==> flow/design.v <==
module mux #(parameter N = 32)(
    input  wire [N-1:0] a,
    input  wire [N-1:0] b,
    input  wire sel,
    output reg  [N-1:0] y
);
    always @(*) begin
        y = sel ? b : a;
    end
endmodule
module Extender(
    input  [23:0] Instr,
    input  [1:0]  ImmSrc,
    output reg [31:0] ExtImm
);
    always @(*) begin
        case (ImmSrc)
            2'b00: ExtImm = {24'b0, Instr[7:0]};
            2'b01: ExtImm = {20'b0, Instr[11:0]};
            2'b10: ExtImm = {{6{Instr[23]}}, Instr, 2'b00};
            default: ExtImm = 32'b0;
        endcase
    end
endmodule
module alu (
    input  [31:0] A,   
    input  [31:0] B,    
    input  [1:0]  ALUControl,
    output reg  [31:0] Result,
    output reg         N,     
    output reg         Z,     
    output reg         C,     
    output reg         V      
);
     reg [32:0] temp;
  always @(*) begin
   temp = 33'd0;
   case( ALUControl)
    2'b00: begin
     temp = {1'b0, A} + {1'b0, B};
     Result = A+B;
    end
    2'b01: begin
     temp = {1'b0, A} - {1'b0, B};
     Result = A-B;
    end
    2'b10: begin
     Result = A & B;
    end
    2'b11: begin
     Result = A | B;
    end
   endcase
    C = ~ALUControl[1] & temp[32];
    V =  ~(A[31]^B[31]^ALUControl[0]) & (A[31]^Result[31])&~ALUControl[1];
    N =  Result[31];
    Z = (Result==0);
  end
endmodule
module Register_file(
    input         clk,
    input         WE3,           
    input  [3:0]  A1,            
    input  [3:0]  A2,            
    input  [3:0]  A3,            
    input  [31:0] R15,           
    input  [31:0] WD3,           
    output [31:0] RD1,           
    output [31:0] RD2            
);
    reg [31:0] rf[0:15];
    integer i;
    assign RD1 = (A1 == 4'd15) ? R15 : rf[A1];
    assign RD2 = (A2 == 4'd15) ? R15 : rf[A2];
    always @(posedge clk) begin
        if (WE3 && (A3 != 4'd15)) begin
            rf[A3] <= WD3;
        end
    end
endmodule
module Datapath(
    input         clk,
    input         reset,
    input         PCSrc,
    input         MemtoReg,
    input         MemWrite,
    input         ALUSrc,
    input  [1:0]  ALUControl,
    input  [1:0]  ImmSrc,
    input         RegWrite,
    input  [1:0]  RegSrc,
    input  [31:0] Instr,
    input  [31:0] ReadData,
    output [31:0] PC,
    output [31:0] ALUResult,
    output [31:0] WriteData,
    output [31:0] SrcA,
    output [31:0] SrcB,
    output [31:0] ExtImm,
    output [31:0] RD1,
    output [31:0] RD2,
    output        N,
    output        Z,
    output        C,
    output        V
);
    wire [31:0] PCNext, PCPlus4, PCPlus8;
    wire [31:0] Result;
    wire [31:0] RD;
    wire [3:0] RA1, RA2;
    reg [31:0] PCReg;
    assign PC = PCReg;
    always @(posedge clk or posedge reset) begin
        if(reset) PCReg<=0;
        else PCReg <= PCNext;
    end
    assign PCPlus4 = PC + 32'd4;
    assign PCPlus8 = PC + 32'd8;
    assign RD = Instr;
    mux #(.N(4)) muxA (
        .a(RD[19:16]),
        .b(4'b1111),
        .sel(RegSrc[0]),
        .y(RA1)
    );
    mux #(.N(4)) muxB (
        .a(RD[3:0]),
        .b(RD[15:12]),
        .sel(RegSrc[1]),
        .y(RA2)
    );
    Register_file rf (
        .clk(clk),
        .WE3(RegWrite),
        .A1(RA1),
        .A2(RA2),
        .A3(RD[15:12]),
        .R15(PCPlus8),
        .WD3(Result),
        .RD1(RD1),
        .RD2(RD2)
    );
    assign SrcA = RD1;
    assign WriteData = RD2;
    Extender ext (
        .Instr(RD[23:0]),
        .ImmSrc(ImmSrc),
        .ExtImm(ExtImm)
    );
    mux #(.N(32)) muxSrcB (
        .a(RD2),
        .b(ExtImm),
        .sel(ALUSrc),
        .y(SrcB)
    );
    alu ALU_inst (
        .A(SrcA),
        .B(SrcB),
        .ALUControl(ALUControl),
        .Result(ALUResult),
        .N(N),
        .Z(Z),
        .C(C),
        .V(V)
    );
    mux #(.N(32)) muxResult (
        .a(ALUResult),
        .b(ReadData),
        .sel(MemtoReg),
        .y(Result)
    );
    mux #(.N(32)) muxPC (
        .a(PCPlus4),
        .b(Result),
        .sel(PCSrc),
        .y(PCNext)
    );
endmodule
module Condition_Check(
  input  [3:0] Cond,
  input        N, Z, C, V,
  output reg   CondEx
);
  always @(*) begin
    case(Cond)
      4'b0000: CondEx = Z;                     
      4'b0001: CondEx = ~Z;                    
      4'b0010: CondEx = C;                     
      4'b0011: CondEx = ~C;                    
      4'b0100: CondEx = N;                     
      4'b0101: CondEx = ~N;                    
      4'b0110: CondEx = V;                     
      4'b0111: CondEx = ~V;                    
      4'b1000: CondEx = C & ~Z;                
      4'b1001: CondEx = (~C) | Z;              
      4'b1010: CondEx = ~(N ^ V);              
      4'b1011: CondEx =  (N ^ V);              
      4'b1100: CondEx = (~Z) & ~(N ^ V);       
      4'b1101: CondEx = Z | (N ^ V);           
      4'b1110: CondEx = 1'b1;                  
      default: CondEx = 1'bx;
    endcase
  end
endmodule
module Decoder (
    input  [1:0] Op,
    input  [5:0] Funct,
    input  [3:0] Rd,
    output [1:0] FlagW,
    output       PCS,
    output       RegW,
    output       MemW,
    output       MemtoReg,
    output       ALUSrc,
    output [1:0] ImmSrc,
    output [1:0] RegSrc,
    output [1:0] ALUControl
);
    reg  [9:0] controls;
    reg  [1:0] FlagW_r;
    reg  [1:0] ALUControl_r;
    wire Branch;
    wire ALUOp;
    assign FlagW      = FlagW_r;
    assign ALUControl = ALUControl_r;
    always @(*) begin
        case (Op)
            2'b00: begin
                if (Funct[5])        
                    controls = 10'b0000101001;
                else                 
                    controls = 10'b0000001001;
            end
            2'b01: begin
                if (Funct[0])        
                    controls = 10'b0001111000;
                else                 
                    controls = 10'b1001110100;
            end
            2'b10: begin
                controls = 10'b0110100010;
            end
            default: begin
                controls = 10'b0000000000;
            end
        endcase
    end
    assign { RegSrc,
             ImmSrc,
             ALUSrc,
             MemtoReg,
             RegW,
             MemW,
             Branch,
             ALUOp } = controls;
    always @(*) begin
        if (ALUOp) begin
            case (Funct[4:1])
                4'b0100: ALUControl_r = 2'b00;  
                4'b0010: ALUControl_r = 2'b01;  
                4'b0000: ALUControl_r = 2'b10;  
                4'b1100: ALUControl_r = 2'b11;  
                default: ALUControl_r = 2'b00;
            endcase
            FlagW_r[1] = Funct[0];
            FlagW_r[0] = Funct[0] &
                        ((ALUControl_r == 2'b00) |
                         (ALUControl_r == 2'b01));
        end
        else begin
            ALUControl_r = 2'b00;
            FlagW_r      = 2'b00;
        end
    end
    assign PCS = ((Rd == 4'b1111) & RegW) | Branch;
endmodule
module Control_Unit(
   input clk,
   input reset,
   input [3:0]Rd,
   input  [1:0] Op,
   input  [5:0] Funct,
   input  [3:0] Cond,
   input  N, Z, C, V,
   output         PCSrc,
   output         MemtoReg,
   output         MemWrite,
   output  [1:0]  ALUControl,
   output  [1:0]  ImmSrc,
   output         RegWrite,
   output         ALUSrc,
   output  [1:0]  RegSrc
    );
    wire PCS;
    wire RegW;
    wire MemW;
    wire CondEx;
    wire [1:0] FlagW;
    wire [1:0] FlagWrite;
    reg N_reg, Z_reg, C_reg, V_reg;
    assign FlagWrite = FlagW & {CondEx, CondEx};
   assign PCSrc = PCS & CondEx;
   assign RegWrite = RegW & CondEx;
   assign MemWrite = MemW & CondEx;
    always @(posedge clk or posedge reset) begin
    if (reset) begin
        N_reg <= 1'b0;
        Z_reg <= 1'b0;
        C_reg <= 1'b0;
        V_reg <= 1'b0;
    end else begin
        if (FlagWrite[1]) begin
            N_reg <= N;
            Z_reg <= Z;
        end
        if (FlagWrite[0]) begin
            C_reg <= C;
            V_reg <= V;
        end
    end
end
    Decoder decoder(
        .Rd(Rd),
        .Op(Op),
        .Funct(Funct),
        .PCS(PCS),
        .RegW(RegW),
        .MemW(MemW),
        .MemtoReg(MemtoReg),
        .ALUSrc(ALUSrc),
        .ImmSrc(ImmSrc),
        .RegSrc(RegSrc),
        .ALUControl(ALUControl),
        .FlagW(FlagW)
    );
    Condition_Check cond_check(
        .Cond(Cond),
        .N(N_reg), .Z(Z_reg), .C(C_reg), .V(V_reg),
        .CondEx(CondEx)
    );
endmodule
module top (
    input         clk,
    input         reset,
    output [31:0] PC,
    input  [31:0] Instr,
    output        MemWrite,
    output [31:0] DataAdr,
    output [31:0] WriteData,
    input  [31:0] ReadData
);
    wire        PCSrc;
    wire        MemtoReg;
    wire [1:0]  ALUControl;
    wire [1:0]  ImmSrc;
    wire        RegWrite;
    wire        ALUSrc;
    wire [1:0]  RegSrc;
    wire [31:0] ALUResult;
    wire [31:0] SrcA, SrcB, ExtImm;
    wire [31:0] RD1, RD2;
    wire N, Z, C, V;
    assign DataAdr = ALUResult;
    wire [3:0]  Cond;
    wire [1:0]  Op;
    wire [5:0]  Funct;
    wire [3:0]  Rd;
    Datapath datapath_inst (
        .clk(clk),
        .reset(reset),
        .PCSrc(PCSrc),
        .MemtoReg(MemtoReg),
        .MemWrite(MemWrite),
        .ALUSrc(ALUSrc),
        .ALUControl(ALUControl),
        .ImmSrc(ImmSrc),
        .RegWrite(RegWrite),
        .RegSrc(RegSrc),
        .Instr(Instr),
        .N(N), .Z(Z), .C(C), .V(V),
        .PC(PC),
        .ALUResult(ALUResult),
        .WriteData(WriteData),
        .ReadData(ReadData),
        .SrcA(SrcA),
        .SrcB(SrcB),
        .ExtImm(ExtImm),
        .RD1(RD1),
        .RD2(RD2)
    );
    assign Cond  = Instr[31:28];
    assign Op    = Instr[27:26];
    assign Funct = { Instr[25], Instr[24:21], Instr[20] };  
    assign Rd    = Instr[15:12];
    Control_Unit control_inst (
        .clk(clk),
        .reset(reset),
        .Rd(Rd),
        .Op(Op),
        .Funct(Funct),
        .Cond(Cond),
        .N(N), .Z(Z), .C(C), .V(V),
        .PCSrc(PCSrc),
        .MemtoReg(MemtoReg),
        .MemWrite(MemWrite),
        .ALUControl(ALUControl),
        .ImmSrc(ImmSrc),
        .RegWrite(RegWrite),
        .ALUSrc(ALUSrc),
        .RegSrc(RegSrc)
    );
endmodule
clock: 16.7 ns
lec_check: 0
abc_area: 1
cap_margin: 25
cell_pad_in_sites_detail_placement: 2
core_margin: 8
core_utilization: 40
cts_cluster_diameter: 155
cts_cluster_size: 21
gpl_timing_driven: 0
hold_slack_margin: 0.28
setup_slack_margin: 5
slew_margin: 20
run.sh (not shown) runs the stock make flow with config.mk's settings and CLKGATE_MAP_FILE=.
The first run ended with an error in global routing, error ODB-0269.
==> next run, changes <==
ABC_AREA = unset   (was 1)
CAP_MARGIN = 30   (was 25)
CELL_PAD_IN_SITES_DETAIL_PLACEMENT = unset   (was 2)
CORE_MARGIN = 2   (was 8)
CORE_UTILIZATION = 58   (was 40)
CTS_CLUSTER_DIAMETER = unset   (was 155)
CTS_CLUSTER_SIZE = unset   (was 21)
GPL_TIMING_DRIVEN = unset   (was 0)
HOLD_SLACK_MARGIN = unset   (was 0.28)
MAX_ROUTING_LAYER = met4   (was unset)
PLACE_DENSITY = 0.72   (was unset)
SETUP_SLACK_MARGIN = 0.09   (was 5)
clock period = 5.79 ns   (was 16.7 ns; I/O delays follow)
This time the run ran to the end with violations: setup timing.
Area after synthesis fell by 1.6%.
Synthesized cell count fell by about 30%.
Die size fell by 37%.
==> next run, changes <==
CAP_MARGIN = 20   (was 30)
CORE_UTILIZATION = 61   (was 58)
PLACE_DENSITY = 0.6   (was 0.72)
SETUP_SLACK_MARGIN = 1.62   (was 0.09)
clock period = 5.84 ns   (was 5.79 ns; I/O delays follow)
Outcome: This time the run failed in global routing on ODB-0269. Synthesized cell count is unchanged. Area after synthesis stays the same. Die area decreases by 4.8%.
==> next run, changes <==
CORE_UTILIZATION = 57   (was 61)
MAX_ROUTING_LAYER = unset   (was met4)
PLACE_DENSITY = unset   (was 0.6)
SETUP_SLACK_MARGIN = unset   (was 1.62)
clock period = 5.63 ns   (was 5.84 ns; I/O delays follow)
This time the run finished but fails on setup timing.
Synthesized cell count is unchanged.
Die size increases by about 7%.
Area after synthesis stays the same.
==> next run, changes <==
CORE_UTILIZATION = 40   (was 57)
PLACE_DENSITY = 0.6   (was unset)
SETUP_SLACK_MARGIN = 5   (was unset)
clock period = 10.4 ns   (was 5.63 ns; I/O delays follow)
Effect: Now the flow went through all stages and came out clean; count of clock-buffer cells in the layout falls by 4; design area falls by 0.43%; synthesized area does not change; worst setup slack improves by 3.0 ns; final cell count rises by 0.65%; sequential cell count does not change; routed wire length rises by 1.1%; utilization falls by 26 points; register-to-register slack improves by 3.9 ns; non-clock buffer count falls by 351; via count falls by 11%.
==> next run, changes <==
ABC_AREA = 1   (was unset)
CELL_PAD_IN_SITES_GLOBAL_PLACEMENT = 3   (was unset)
CTS_CLUSTER_SIZE = 18   (was unset)
PLACE_DENSITY = unset   (was 0.6)
SETUP_SLACK_MARGIN = unset   (was 5)
clock period = 11.0 ns   (was 10.4 ns; I/O delays follow)
After rerunning: The changed run finished with timing, DRC and antenna clean; sequential power decreases by 9.6%; global-route usage goes down by 4.5 points; clock-buffer cell count rose by 15; routed wire length falls by 14%; clock power goes down by 8.9%; worst setup slack is worse by 0.45 ns; via count shrinks by 3.4%; non-clock buffer count is lower by 591; combinational power went down by 44%; total power drops by 26%.

* * *

== build 94 ==
// top: RTL as listed in full above, without the edits since
clock: 12.2 ns
lec_check: 0
cap_margin: 20
core_margin: 2
core_utilization: 72
cts_cluster_diameter: 374
cts_cluster_size: 98
place_density: 0.6
setup_slack_margin: 5
slew_margin: 20
Build 94 never completed, since it errored out during global routing (5_1_grt).
What build 58 does differently from build 94 at the input level:
Settings: CORE_UTILIZATION now 57, was 72; CTS_CLUSTER_DIAMETER no longer set, was 374; CTS_CLUSTER_SIZE no longer set, was 98; the clock period (ns, I/O delays scaled along) now 12.7, was 12.2.
Build 58: all stages complete, timing, DRC and antenna checks passed. Build 94 did not run to completion, as it errored out during global routing (5_1_grt). Changes observed in build 58 relative to build 94: buffer count from post-CTS setup fixing moved up, floorplan core density moved down, number of buffers created by CTS moved up, number of enable-type register cells in the synthesized netlist level.
Relative to build 58, the following input files were edited for build 64:
Settings: CTS_CLUSTER_DIAMETER now 44, previously not set; SETUP_SLACK_MARGIN now 1.68, was 5; the clock period (ns, I/O delays scaled along) now 6.06, was 12.7.
==> comparison <==
Build 64 -> stages 100% | layout checks FAIL | negative setup slack
When the final numbers for build 58 and build 64 were put side by side, the data required time at the worst endpoint turned out to be smaller in build 64.
Compared with build 58, in build 64 area growth from synthesis to layout increased 15 points; critical path depth saw a decrease; global-route usage over all layers increased 4.9 points.
Build 64 vs build 58: non-clock buffer count up by more than half
Relative to build 58, cell area after layout has gone up in build 64.
Diff build 58 and build 64: number of vias per cell after detailed routing lower in build 64
--- input diff build 64..build 97 ---
Settings: CORE_UTILIZATION changed from 57 to 40; CTS_CLUSTER_DIAMETER changed from 44 to 155; ABC_AREA newly set to 1; CTS_CLUSTER_SIZE newly set to 79; SETUP_SLACK_MARGIN changed from 1.68 to 5; CORE_MARGIN changed from 2 to 6; HOLD_SLACK_MARGIN newly set to 0.13; PLACE_DENSITY removed (was 0.6); CELL_PAD_IN_SITES_DETAIL_PLACEMENT newly set to 2; the clock period (ns, I/O delays scaled along) changed from 6.06 to 16.7.
==> results <==
Looking at synthesized netlist cell count, build 97 sits about 44% above build 64.
Cmp build 97 and build 64 / number of placed instances, taps included / lower: build 64
Simple-gate portion of the synthesized area, build 97 and build 64: smaller value in build 64
From build 97 to build 64, number of buffers inserted for hold repair after clock tree synthesis did not move at all.
When build 97 is set beside build 64, its chip footprint turns out to be 52% larger.
Compare build 97 and build 64 | number of enable flip-flop cells higher: build 97
The layout from build 64, despite a flow that completed every stage, fails the layout checks, with the failing checks listed as negative setup slack.
Stage in which a tool error killed build 97: global routing (5_1_grt).
Of build 97 and build 64, the run reporting the higher TritonCTS buffer count was build 64.

* * *

Starts from the design.v that is shown in full above.
export LEC_CHECK = 0
export CAP_MARGIN = 20
export CORE_MARGIN = 2
export CORE_UTILIZATION = 58
export MAX_ROUTING_LAYER = met4
export SETUP_SLACK_MARGIN = 0.94
export SLEW_MARGIN = 20
create_clock -name core_clock -period 5.79 [get_ports {clk}]
The baseline finished with setup timing left.
Rerun with:
Settings changed: PLACE_DENSITY set to 0.6, SETUP_SLACK_MARGIN 0.94 to -0.5.
Clock period 5.79 ns to 8.48 ns, I/O delays scaled along.
What happened: The changed run completed, yet does not pass: setup timing; cell area drops by a little under a tenth; sequential power drops by a quarter to a third; setup slack improved by 1.3 ns; total power drops by well over a third; global-route usage drops by 3.5 points; routed wire length drops by a little under a tenth; via count drops by a little under a tenth; hold slack got worse by 0.012 ns; area after synthesis does not change; combinational power drops by well over a third.
Rerun with:
Settings changed: CORE_UTILIZATION 58 to 57, MAX_ROUTING_LAYER met4 to unset, PLACE_DENSITY 0.6 to 0.64, SETUP_SLACK_MARGIN -0.5 to -0.32.
Clock period 8.48 ns to 5.8 ns, I/O delays scaled along.
Result: The new run finished but fails on setup timing. Core utilization increases by 5.2 points. Routed wire length rises by a few percent. Cell area increases by a little under a tenth. Worst setup slack is worse by 1.1 ns. Critical path depth came out lower by 3. Die area came out higher slightly. Worst hold slack gets worse by 0.016 ns.
Rerun with:
Settings changed: CTS_CLUSTER_DIAMETER set to 44, CTS_CLUSTER_SIZE set to 75, PLACE_DENSITY 0.64 to 0.6, SETUP_SLACK_MARGIN -0.32 to 1.68, TNS_END_PERCENT set to 5.
Clock period 5.8 ns to 6.06 ns, I/O delays scaled along.
- The changed run finished but fails on setup timing
- sequential cell count does not change
- combinational power went up by 7.8%
- design area rises by 2.4%
- global-route usage went up by 2.3 points
Rerun with:
Settings changed: CTS_CLUSTER_DIAMETER 44 to unset, CTS_CLUSTER_SIZE 75 to unset, PLACE_DENSITY 0.6 to 0.76, SETUP_SLACK_MARGIN 1.68 to 0.83, TNS_END_PERCENT 5 to unset.
Clock period 6.06 ns to 5.8 ns, I/O delays scaled along.
=>
- The new run finished with setup timing left
- die area stays the same
- power shrinks by 1.7%
- routed wire length shrinks by 1.8%
- via count shrinks by 1.9%
- cell area shrinks by 0.59%
- synthesized cell count does not change
- clock skew hardly moves
- utilization shrinks by 0.49 points
- sequential power grows by 4.4%
- area after synthesis does not change
Rerun with:
Settings changed: CORE_UTILIZATION 57 to 58, MAX_ROUTING_LAYER set to met4, PLACE_DENSITY 0.76 to 0.6, SETUP_SLACK_MARGIN 0.83 to 0.64.
Clock period 5.8 ns to 5.84 ns, I/O delays scaled along.
Effect:
- The new run finished but fails on setup timing
- count of clock-buffer cells in the layout rose by 5
- global-route usage rose by 2.8 points
- cell area fell slightly
- hold slack loses 0.010 ns
- power fell by a few percent
- setup slack gains 0.28 ns
- core utilization hardly moves
- sequential power fell slightly
Power and IR drop assume default switching activity.
